==> inputs of wip/lagoon <==
Design CPU, start of the top module:
module CPU(
    input               clk         ,
    input               rstn        ,
    input               rf_dcp_rd   ,
    input [4:0]         rf_addr     ,
    output reg [31:0]   rf_out      ,
    output [7:0]        imem_addr   ,
    input [31:0]        imem_rdata  ,
    output [7:0]        dmem_addr   ,
    output [31:0]       dmem_wdata  ,
    output              dmem_we     ,
    input [31:0]        dmem_rdata  ,
    output              stop
    );
==> flow/config.mk <==
export PLATFORM = sky130hd
export DESIGN_NAME = CPU
export DESIGN_NICKNAME = CPU
export VERILOG_FILES = /design/flow/design.v
export SDC_FILE = /design/flow/constraint.sdc
export NUM_CORES = 4
export LEC_CHECK = 0
export ABC_AREA = 1
export CAP_MARGIN = 20
export CELL_PAD_IN_SITES_GLOBAL_PLACEMENT = 1
export CORE_ASPECT_RATIO = 1.19
export CORE_MARGIN = 10
export CORE_UTILIZATION = 66
export CTS_CLUSTER_SIZE = 54
export GPL_ROUTABILITY_DRIVEN = 0
export GPL_TIMING_DRIVEN = 0
export PLACE_DENSITY = 0.58
export SETUP_SLACK_MARGIN = 2.66
export SLEW_MARGIN = 25
export TNS_END_PERCENT = 60
==> flow/constraint.sdc <==
create_clock -name core_clock -period 13.7 [get_ports {clk}]
set_input_delay 2.7400 -clock core_clock [delete_from_list [all_inputs] [get_ports {clk}]]
set_output_delay 2.7400 -clock core_clock [all_outputs]
set_load 0.01 [all_outputs]
run.sh (not shown) runs the stock make flow with config.mk's settings and CLKGATE_MAP_FILE=.
==> inputs of wip/garnet, as changes to wip/lagoon <==
Settings changed: ABC_AREA 1 to not set, CELL_PAD_IN_SITES_GLOBAL_PLACEMENT 1 to not set, CORE_ASPECT_RATIO 1.19 to not set, CORE_MARGIN 10 to 2, CORE_UTILIZATION 66 to 70, CTS_CLUSTER_SIZE 54 to not set, GPL_ROUTABILITY_DRIVEN 0 to not set, GPL_TIMING_DRIVEN 0 to not set, PLACE_DENSITY 0.58 to not set, PLACE_DENSITY_LB_ADDON set to 0.25, SETUP_SLACK_MARGIN 2.66 to not set, SLEW_MARGIN 25 to 20, TNS_END_PERCENT 60 to not set.
==> flow/constraint.sdc (replaced) <==
create_clock -name core_clock -period 6.51 [get_ports {clk}]
set_input_delay 1.3020 -clock core_clock [delete_from_list [all_inputs] [get_ports {clk}]]
set_output_delay 1.3020 -clock core_clock [all_outputs]
set_load 0.01 [all_outputs]
==> qor summary <==
| quantity | wip/garnet | wip/lagoon |
|---|---|---|
| Adder and majority gate portion of the synthesized area | 2.44% | 2.42% |
| Xor+xnor area frac | 1.13% | 0.837% |
| Die span in y | 337 um | 396 um |
| Number of cell instances after yosys synthesis | 7300 | 9447 |
| X dimension of the die | 337 um | 336 um |
| Share of the synthesized area in the top cell type | 39.5% | 39.2% |
| Gate Count Post-Synth | 7300 | 9447 |
| Area of the die | 114000 sq um | 133000 sq um |
| Sequential-to-total area share from yosys stat | 51.9% | 51.4% |
| Outcome | did not finish | did not finish |
| Last stage reached | 5_1_grt | 3_1_place_gp_skip_io |
| Init Core Util | 70.4% | 66.7% |
| Yosys Chip Area | 77800 sq um | 78500 sq um |
| Number of library cell types mapped by synthesis | 112 | 63 |
| Rows | 122 | 137 |
| Total core area | 111000 sq um | 118000 sq um |
| Area share of and-or/or-and cells after synthesis | 12.9% | 17.1% |
| MUX area fraction | 10.3% | 0% |
| Netlist area before placement | 77800 sq um | 78500 sq um |
| Area fraction in and, or, nand and nor cells | 17.4% | 21.0% |

---

==> trial 79 <==
Starting RTL as in the previous note.
clock: 6.23 ns
lec_check: 0
abc_area: 0
cap_margin: 20
core_margin: 2
core_utilization: 65
setup_slack_margin: -0.36
slew_margin: 15
==> trial 86: changes against trial 79 <==
==> flow/config.mk (replaced) <==
export PLATFORM = sky130hd
export DESIGN_NAME = CPU
export DESIGN_NICKNAME = CPU
export VERILOG_FILES = /design/flow/design.v
export SDC_FILE = /design/flow/constraint.sdc
export NUM_CORES = 4
export LEC_CHECK = 0
export CAP_MARGIN = 20
export CORE_MARGIN = 2
export CORE_UTILIZATION = 66
export CTS_CLUSTER_SIZE = 44
export SETUP_SLACK_MARGIN = -0.39
export SLEW_MARGIN = 20
==> flow/constraint.sdc (replaced) <==
create_clock -name core_clock -period 7.05 [get_ports {clk}]
set_input_delay 1.4100 -clock core_clock [delete_from_list [all_inputs] [get_ports {clk}]]
set_output_delay 1.4100 -clock core_clock [all_outputs]
set_load 0.01 [all_outputs]
==> build 69: changes against trial 79 <==
==> flow/config.mk (replaced) <==
export PLATFORM = sky130hd
export DESIGN_NAME = CPU
export DESIGN_NICKNAME = CPU
export VERILOG_FILES = /design/flow/design.v
export SDC_FILE = /design/flow/constraint.sdc
export NUM_CORES = 4
export LEC_CHECK = 0
export CAP_MARGIN = 20
export CORE_MARGIN = 2
export CORE_UTILIZATION = 57
export SETUP_SLACK_MARGIN = 1.82
export SLEW_MARGIN = 20
==> flow/constraint.sdc (replaced) <==
create_clock -name core_clock -period 6.87 [get_ports {clk}]
set_input_delay 1.3740 -clock core_clock [delete_from_list [all_inputs] [get_ports {clk}]]
set_output_delay 1.3740 -clock core_clock [all_outputs]
set_load 0.01 [all_outputs]
==> comparison <==
Trial 79 aborted during global routing (5_1_grt) (GRT-0232). Build 69 completed and failed the layout checks on negative setup slack. Trial 86 died in global routing (5_1_grt). In trial 86 the die size is smaller than in trial 79, by 1.5%. In area after synthesis, trial 79 and trial 86 do not differ. In synthesized cell count, trial 86 and build 69 do not differ.

---

==> pepper <==
Starting RTL as in the previous note.
Settings: LEC_CHECK=0, ABC_AREA=1, CAP_MARGIN=0, CORE_MARGIN=2, CORE_UTILIZATION=72, CTS_CLUSTER_DIAMETER=319, CTS_CLUSTER_SIZE=14, HOLD_SLACK_MARGIN=0.3, PLACE_DENSITY_LB_ADDON=0.15, SETUP_SLACK_MARGIN=1.17, SLEW_MARGIN=20; clock period 4.11 ns.
==> harbor: changes against pepper <==
==> flow/config.mk (replaced) <==
export PLATFORM = sky130hd
export DESIGN_NAME = CPU
export DESIGN_NICKNAME = CPU
export VERILOG_FILES = /design/flow/design.v
export SDC_FILE = /design/flow/constraint.sdc
export NUM_CORES = 4
export LEC_CHECK = 0
export ABC_AREA = 0
export CAP_MARGIN = 20
export CORE_MARGIN = 2
export CORE_UTILIZATION = 58
export SETUP_SLACK_MARGIN = 0.84
export SLEW_MARGIN = 15
==> flow/constraint.sdc (replaced) <==
create_clock -name core_clock -period 5.78 [get_ports {clk}]
set_input_delay 1.1560 -clock core_clock [delete_from_list [all_inputs] [get_ports {clk}]]
set_output_delay 1.1560 -clock core_clock [all_outputs]
set_load 0.01 [all_outputs]
==> onyx: changes against pepper <==
==> flow/config.mk (replaced) <==
export PLATFORM = sky130hd
export DESIGN_NAME = CPU
export DESIGN_NICKNAME = CPU
export VERILOG_FILES = /design/flow/design.v
export SDC_FILE = /design/flow/constraint.sdc
export NUM_CORES = 4
export LEC_CHECK = 0
export CAP_MARGIN = 20
export CORE_MARGIN = 2
export CORE_UTILIZATION = 40
export SETUP_SLACK_MARGIN = 1.66
export SLEW_MARGIN = 20
==> flow/constraint.sdc (replaced) <==
create_clock -name core_clock -period 10.2 [get_ports {clk}]
set_input_delay 2.0400 -clock core_clock [delete_from_list [all_inputs] [get_ports {clk}]]
set_output_delay 2.0400 -clock core_clock [all_outputs]
set_load 0.01 [all_outputs]
==> xenon: changes against pepper <==
==> flow/config.mk (replaced) <==
export PLATFORM = sky130hd
export DESIGN_NAME = CPU
export DESIGN_NICKNAME = CPU
export VERILOG_FILES = /design/flow/design.v
export SDC_FILE = /design/flow/constraint.sdc
export NUM_CORES = 4
export LEC_CHECK = 0
export CAP_MARGIN = 20
export CORE_MARGIN = 2
export CORE_UTILIZATION = 61
export SLEW_MARGIN = 20
==> flow/constraint.sdc (replaced) <==
create_clock -name core_clock -period 8.28 [get_ports {clk}]
set_input_delay 1.6560 -clock core_clock [delete_from_list [all_inputs] [get_ports {clk}]]
set_output_delay 1.6560 -clock core_clock [all_outputs]
set_load 0.01 [all_outputs]
==> comparison <==
Against pepper, the synthesized area of onyx is smaller by about 0.8%.
Power: xenon is larger than onyx (19%).
Die size: xenon is lower than harbor (4.9%).
harbor finished but failed the layout checks on negative setup slack. onyx finished with timing, DRC and antenna clean. pepper ended with an error in 5_1_grt (GRT-0232). xenon completed without violations.
The highest maximum frequency belongs to harbor, the lowest to onyx.
==> figures <==
quantity                                                         xenon                     onyx                   harbor          pepper
Max-slew headroom                                               13.76%                   11.47%                   19.18%               -
Number of cells in the design after placement                     8808                     9631                     9435           11230
Status                                        timing/DRC/antenna clean  timing/DRC/antenna clean          failed layout checks  did not finish
Failing step                                                         -                        -                        -         5_1_grt
Layout check failures                                                -                        -     negative setup slack               -
Largest voltage drop on the vdd net                           294.7 uV                 165.0 uV                 371.1 uV               -
Combinational gates                                               5058                     5057                     5057               -
Die width                                                     361.2 um                 445.1 um                 370.3 um        334.2 um
Highest clock rate                                           128.5 MHz                120.0 MHz                134.9 MHz               -
Worst hold path endpoint                       controller.stop$_DFF_P_  controller.stop$_DFF_P_  controller.stop$_DFF_P_               -
Aggregate routed wire length                                  306.8 mm                 331.2 mm                 337.7 mm               -
Endpoint of the most critical setup path              b[29]$_SDFF_PP0_       b_m[10]$_SDFF_PP0_          b[6]$_SDFF_PP0_               -

---

==> job 1793: inputs <==
CPU again, from the RTL that the note above started with.
export LEC_CHECK = 0
export CAP_MARGIN = 20
export CORE_ASPECT_RATIO = 1.16
export CORE_MARGIN = 2
export CORE_UTILIZATION = 72
export CTS_CLUSTER_DIAMETER = 362
export CTS_CLUSTER_SIZE = 31
export HOLD_SLACK_MARGIN = 0.24
export PLACE_DENSITY_LB_ADDON = 0.0
export SETUP_SLACK_MARGIN = 0.43
export SLEW_MARGIN = 20
export TNS_END_PERCENT = 20
create_clock -name core_clock -period 5.92 [get_ports {clk}]
==> job 641 (differences from job 1793) <==
==> flow/config.mk (replaced) <==
export PLATFORM = sky130hd
export DESIGN_NAME = CPU
export DESIGN_NICKNAME = CPU
export VERILOG_FILES = /design/flow/design.v
export SDC_FILE = /design/flow/constraint.sdc
export NUM_CORES = 4
export LEC_CHECK = 0
export ABC_AREA = 0
export CAP_MARGIN = 20
export CORE_MARGIN = 5
export CORE_UTILIZATION = 58
export PLACE_DENSITY_LB_ADDON = 0.07
export SLEW_MARGIN = 15
==> flow/constraint.sdc (replaced) <==
create_clock -name core_clock -period 5.78 [get_ports {clk}]
set_input_delay 1.1560 -clock core_clock [delete_from_list [all_inputs] [get_ports {clk}]]
set_output_delay 1.1560 -clock core_clock [all_outputs]
set_load 0.01 [all_outputs]
==> results <==
Job 1793 did not get past 5_1_grt on ODB-0269. Job 641 ran to the end with violations: negative setup slack. Die size: job 641 is larger than job 1793 (28%). In synthesized cell count, job 641 and job 1793 do not differ. In synthesized area, job 1793 and job 641 do not differ.
==> figures <==
item	job 1793	job 641
Number of H-tree branching levels	2	4
Effective utilization at floorplan	72.8%	58.3%
Die Size	111000 um2	142000 um2
Die width	309 um	376 um
Result of the run	stopped before the end	failed layout checks
Last stage reached	5_1_grt	-
Reasons for failing layout checks	-	negative setup slack
Cts repair resizes	81	162
CTS Buf Count	54	154
Core Footprint	107000 um2	133000 um2
HPWL Detailed	221000 um	224000 um
Final estimated routing congestion in global placement	1.11	1.10
Placed instance count	9027	9410
Power is estimated from default activity; no workload was simulated.
